== run A ==
## alu_design
module alu_design #(parameter W = 8)(
    input clk, rst, mode, ce, cin,
    input [1:0] inp_valid,
    input [7:0] opa, opb,
    input [3:0] cmd,
    output reg err, ov, cout, g, l, e,
    output reg [15:0] res
);
parameter INV_INP = 2'b00, OPA_VALID = 2'b01, OPB_VALID = 2'b10, OPA_AND_OPB_VALID = 2'b11;
reg [7:0] opa_p, opb_p;
reg [3:0] cmd_p;
reg [1:0] valid_p;
reg mode_p, cin_p;
reg [15:0] res_p;
reg cout_p, ov_p, g_p, l_p, e_p, err_p;
always @(posedge clk or posedge rst) begin
    if (rst) begin
        opa_p <= 0;
        opb_p <= 0;
        cmd_p <= 0;
        valid_p <= 0;
        cin_p <= 0;
        mode_p <= 0;
    end else if (ce) begin
        opa_p <= opa;
        opb_p <= opb;
        cmd_p <= cmd;
        valid_p <= inp_valid;
        cin_p <= cin;
        mode_p <= mode;
    end
end
always @(*) begin
    res_p = 0;
    err_p = 0;
    cout_p = 0;
    ov_p = 0;
    g_p = 0;
    l_p = 0;
    e_p = 0;
    if (ce) begin
        if (mode_p == 1) begin
            case (valid_p)
                INV_INP: begin
                    res_p = 0;
                    err_p = 1;
                end
                OPA_VALID: begin
                    case (cmd_p)
                        4'b0100: begin
                            res_p = opa_p + 1;
                            cout_p = res_p[8];
                        end
                        4'b0101: begin
                            res_p = opa_p - 1;
                            ov_p = res_p[8];
                        end
                        default: err_p = 1;
                    endcase
                end
                OPB_VALID: begin
                    case (cmd_p)
                        4'b0110: begin
                            res_p = opb_p + 1;
                            cout_p = res_p[8];
                        end
                        4'b0111: begin
                            res_p = opb_p - 1;
                            ov_p = res_p[8];
                        end
                        default: err_p = 1;
                    endcase
                end
                OPA_AND_OPB_VALID: begin
                    case (cmd_p)
                        4'b0000: begin
                            res_p = opa_p + opb_p;
  ...
clock: 2.15 ns
lec_check: 0
abc_area: 1
cap_margin: 20
core_aspect_ratio: 1.87
core_margin: 2
core_utilization: 72
cts_cluster_diameter: 391
cts_cluster_size: 99
setup_slack_margin: -0.17
slew_margin: 20
tns_end_percent: 5
run.sh (not shown) runs the stock make flow with config.mk's settings and CLKGATE_MAP_FILE=.
Run A did not finish; the tool stopped in 4_1_cts with error DPL-0033.
Input-level comparison between run B and run A:
- CORE_ASPECT_RATIO removed (was 1.87)
- CORE_UTILIZATION changed from 72 to 25
- SETUP_SLACK_MARGIN removed (was -0.17)
- CTS_CLUSTER_SIZE removed (was 99)
- CTS_CLUSTER_DIAMETER removed (was 391)
- TNS_END_PERCENT removed (was 5)
- ABC_AREA removed (was 1)
- the clock period (ns, I/O delays scaled along) changed from 2.15 to 7.99
--- outcome ---
- In the flow results for run B and run A, the chip footprint is larger on run B.
- Summary of the comparison: post-synthesis adder-cell area fraction is lower in run B, relative to run A.
- Changes observed in run B relative to run A: area fraction in and, or, nand and nor cells fell 10 points, sequential fraction of the synthesis area about even, cell area after placement fell 13%.
- Run B: full flow OK, the timing, DRC and antenna checks passed
- Run B ends up with a synthesized cell count that is 296 lower than in run A.
- Die boundary height, run B vs run A: up by more than 10%
Edits applied to the flow inputs when going from run B to run C:
- changing CORE_UTILIZATION from 25 to 68
- setting CTS_CLUSTER_DIAMETER to 28 for the first time
- changing the clock period (ns, I/O delays scaled along) from 7.99 to 5.56
==> comparison <==
Run B ran to completion and came out clean on the timing, DRC and antenna checks. Run C finished all stages; layout check result: FAIL, due to setup timing. Looking at post-placement worst setup slack, run C sits below run B. In the tables for run B and run C, sequential share of layout area reads higher with run B. Going from run B to run C, remaining antenna violation count after routing roughly the same; global-route wire length before repair went down by about 6.5%. The worst slew slack as a fraction of its limit in run C sits 2.0 points below the value recorded for run B. Going from run B to run C, non-clock buffer count shows an increase of 99%, power share of the combinational group shows an increase of 1.8 points.
Modified inputs, run D compared to run C
- a change of CTS_CLUSTER_DIAMETER from 28 to 311
- a change of CORE_MARGIN from 2 to 6
- a change of CORE_UTILIZATION from 68 to 56
- an added CTS_CLUSTER_SIZE of 89
- an added TNS_END_PERCENT of 15
- a change of the clock period (ns, I/O delays scaled along) from 5.56 to 7.0
[summary]
Apart from run C, each of run D and run C ends the flow with a layout that passes the timing, DRC and antenna checks.
The flow completed for run C, but it is not clean: the layout still shows setup timing.
In run D the sequential power turned out about 21% lower than in run C.
Run D: routed wire length is 4.5% lower than what run C reported.
Measured against each other, run D and run C differ in net switching component of the power, the lower figure coming from run D.
Relative to run C, overall fraction of global-route tracks in use has gone down in run D.
Worst slew margin relative to its limit: run D vs run C down 13 points
From run C to run D, mean post-synth cell area did not move at all.
Re count of final max-slew check failures: no difference whatsoever between run D and run C.
Diff run C -> run D: sequential share of layout area went up, sum of met3 wire segment lengths after detailed routing went down.
Count of clock-buffer cells in the layout sits higher in run D than in run C.
Run D vs run C — worst hold slack dropped 8.7 ps.
Changes in run E relative to run D:
- CTS_CLUSTER_DIAMETER changed from 311 to 238
- CTS_CLUSTER_SIZE removed (was 89)
- TNS_END_PERCENT removed (was 15)
- CORE_MARGIN changed from 6 to 2
- CORE_UTILIZATION changed from 56 to 40
- PLACE_DENSITY_LB_ADDON newly set to 0.09
[summary]
- | maximum clock rate | run E vs run D | 4.0% lower |
- Taking run D as the reference, in run E via count of the routed design fell by 289; pin slew with the least headroom to its limit fell by 190 ps.
- Run D reports its end point of the critical path as res[14]$_DFFE_PP0P_ while run E reports res[12]$_DFFE_PP0P_.
- Run E finished every step from synthesis to the final layout, and the layout passed the timing, DRC and antenna checks.
- Est. power | run E vs run D | run E higher


## build 16
Starting RTL as in the previous note.
Settings: LEC_CHECK=0, CAP_MARGIN=20, CORE_MARGIN=4, CORE_UTILIZATION=40, CTS_CLUSTER_DIAMETER=395, CTS_CLUSTER_SIZE=26, SLEW_MARGIN=20; clock period 7.0 ns.
Build 16 finished every step from synthesis to the final layout, and the layout passed the timing, DRC and antenna checks.
Here is what was changed in the inputs of build 33 compared with build 16.
--- a/flow/config.mk
+++ b/flow/config.mk
@@ -7,7 +7,11 @@
 export LEC_CHECK = 0
 export CAP_MARGIN = 20
-export CORE_MARGIN = 4
-export CORE_UTILIZATION = 40
-export CTS_CLUSTER_DIAMETER = 395
-export CTS_CLUSTER_SIZE = 26
+export CORE_ASPECT_RATIO = 0.5
+export CORE_MARGIN = 6
+export CORE_UTILIZATION = 56
+export CTS_CLUSTER_DIAMETER = 311
+export CTS_CLUSTER_SIZE = 89
+export PLACE_DENSITY = 0.4
+export SETUP_SLACK_MARGIN = -0.41
 export SLEW_MARGIN = 20
+export TNS_END_PERCENT = 15
- Re starting density of the core: build 16 and build 33 aren't equal, and the higher value belongs to build 33.
- [compare] base=build 16 new=build 33: total length of routed wires went up by 2800 um, total die size went down by 6900 um^2.
- Remaining routing DRC violations delta (build 33 -> build 16): insignificant
- Largest stage delay on the critical path: build 16 vs build 33 — no meaningful difference
- Comparing build 16 and build 33, the higher non-clock buffer count is on build 33.
- Lower area added between synthesis and finish among build 16 and build 33: build 33
- Run comparison: build 16 top layer reached by signal wires met4; build 33 top layer reached by signal wires met5
## Diff of input files: build 90 against build 33
==> flow/config.mk <==
export PLATFORM = sky130hd
export DESIGN_NAME = alu_design
export DESIGN_NICKNAME = alu_design
export VERILOG_FILES = /design/flow/design.v
export SDC_FILE = /design/flow/constraint.sdc
export NUM_CORES = 4
export LEC_CHECK = 0
export CAP_MARGIN = 20
export CELL_PAD_IN_SITES_GLOBAL_PLACEMENT = 3
export CORE_ASPECT_RATIO = 1.71
export CORE_MARGIN = 4
export CORE_UTILIZATION = 40
export CTS_CLUSTER_DIAMETER = 395
export CTS_CLUSTER_SIZE = 26
export GPL_TIMING_DRIVEN = 0
export SLEW_MARGIN = 20
[summary]
Timing, DRC, antenna: 0 failures across build 90 and build 33
Proportion of cell area occupied by multi-input gates: build 90 < build 33
Timing startpoint of the critical path: opb_p[1] -> build 90, opa_p[0] -> build 33
Compared with build 33, build 90 is the more power-hungry design.
| area occupied by multi-input gates | build 90 vs build 33 | 100 um^2 higher |
Against build 33, critical path depth in build 90 rose by more than 10%.
Build 33 vs build 90, routing layer with the top usage in global route: met1 vs met2
In the flow results for build 90 and build 33, the pin count of the biggest net entering global routing is smaller on build 90.
Going from build 33 to build 90, minimum hold slack rose 0.0064 ns; number of non-clock inverters in the layout about even; proportion of power drawn by the clock network rose 1.0 points.
The following lists how build 40 was set up differently from build 90:
==> flow/config.mk <==
export PLATFORM = sky130hd
export DESIGN_NAME = alu_design
export DESIGN_NICKNAME = alu_design
export VERILOG_FILES = /design/flow/design.v
export SDC_FILE = /design/flow/constraint.sdc
export NUM_CORES = 4
export LEC_CHECK = 0
export CAP_MARGIN = 20
export CORE_MARGIN = 2
export CORE_UTILIZATION = 68
export SLEW_MARGIN = 20
==> flow/constraint.sdc <==
create_clock -name core_clock -period 6.49 [get_ports {clk}]
set_input_delay 1.2980 -clock core_clock [delete_from_list [all_inputs] [get_ports {clk}]]
set_output_delay 1.2980 -clock core_clock [all_outputs]
set_load 0.01 [all_outputs]
### Flow results
Comparing build 40 and build 90, fraction of standard cell area in multi-input logic is higher on build 40.
The standard cells in build 40 occupy less silicon area than those in build 90 do.
Routed wire in build 40 totals less than in build 90.
Build 40 vs. build 90: wire length per cell after detailed routing decreased 2.4 um; pin count of the biggest net entering global routing went up by about 110%; total power up about 5.4%; share of power burned in combinational logic went down by 0.4 points; net switching power of the design rose 4.1%.
In the tables for build 40 and build 90, non-clock buffer area fraction after layout reads higher with build 90.
From build 90 to build 40 the numbers moved as follows: non-clock inverter total of the final layout neither gained nor lost much, final critical-path share of the clock period fell by 1.9 points.


job 2900:
alu_design again, from the RTL that the note above started with.
clock: 5.45 ns
lec_check: 0
cap_margin: 10
core_aspect_ratio: 1.5
core_margin: 2
core_utilization: 65
cts_cluster_diameter: 49
cts_cluster_size: 80
gpl_timing_driven: 1
max_routing_layer: met5
min_routing_layer: met1
place_density_lb_addon: 0.04
setup_slack_margin: 0.3
slew_margin: 20
The flow for job 2900 finished, though final verification flagged negative setup slack.
The following lists how job 4615 was set up differently from job 2900:
- putting PLACE_DENSITY at 0.35 where nothing was set
- swapping 2 for 7 in CORE_MARGIN
- putting TNS_END_PERCENT at 15 where nothing was set
- swapping 1.5 for 0.5 in CORE_ASPECT_RATIO
- swapping 0.3 for 0.33 in SETUP_SLACK_MARGIN
- swapping 49 for 238 in CTS_CLUSTER_DIAMETER
- clearing PLACE_DENSITY_LB_ADDON, which used to be 0.04
- swapping 80 for 98 in CTS_CLUSTER_SIZE
- swapping 65 for 49 in CORE_UTILIZATION
Count of endpoints failing setup in the final report: job 4615 < job 2900. Going from job 2900 to job 4615, internal power summed over all cells dropped 0.00010 W; first-pass GRT wire length grew by about 3%; clock-buffer cell count ~0 delta. Comparing job 2900 and job 4615, floorplan utilization is higher on job 2900. Job 4615 closes out successfully: all stages finished, all timing, DRC and antenna checks passed.
diff inputs: job 4615 => job 3441
- SETUP_SLACK_MARGIN removed (was 0.33)
- CORE_UTILIZATION changed from 49 to 59
- CAP_MARGIN changed from 10 to 40
- HOLD_SLACK_MARGIN newly set to 0.3
--- outcome ---
Looking at global routing met1 resource utilization across job 3441 and job 4615, the one that comes out lower is job 4615.
The number of vias per cell reported for job 3441 is greater than that of job 4615 by 0.71.
Async set-or-reset flop fraction in the synthesized netlist: job 3441 vs job 4615 identical
The run showing the greater power attributed to combinational cells is job 3441.
STATUS run=job 3441 STAGES=ALL_DONE FINAL_CHECKS=FAILED CAUSE=negative setup slack
Status: footprint of the multi-input gates parity (job 3441, job 4615)
Input-level comparison between job 8340 and job 3441:
- changing CORE_ASPECT_RATIO from 0.5 to 0.89
- changing CAP_MARGIN from 40 to 10
- removing HOLD_SLACK_MARGIN (formerly 0.3)
- setting SETUP_SLACK_MARGIN to 0.3 for the first time
- changing CORE_UTILIZATION from 59 to 49
Findings:
Between job 8340 and job 3441, the difference in number of ports placed on the die boundary is negligible.
Compared to job 3441, job 8340 has final critical path time including I/O delays and setup 370 ps lower.
Comparing job 8340 and job 3441, the higher HPWL reported at the end of detailed placement is on job 3441.
Between job 8340 and job 3441, global-route wire length before repair is lower for job 8340, job 3441 comes in above that.
Every stage of the flow completed for job 8340, and the final layout passed the timing, DRC and antenna checks.
The share of the final layout cell area in sequential cells on job 3441 is in line with that on job 8340.
Power is estimated from default activity; no workload was simulated.
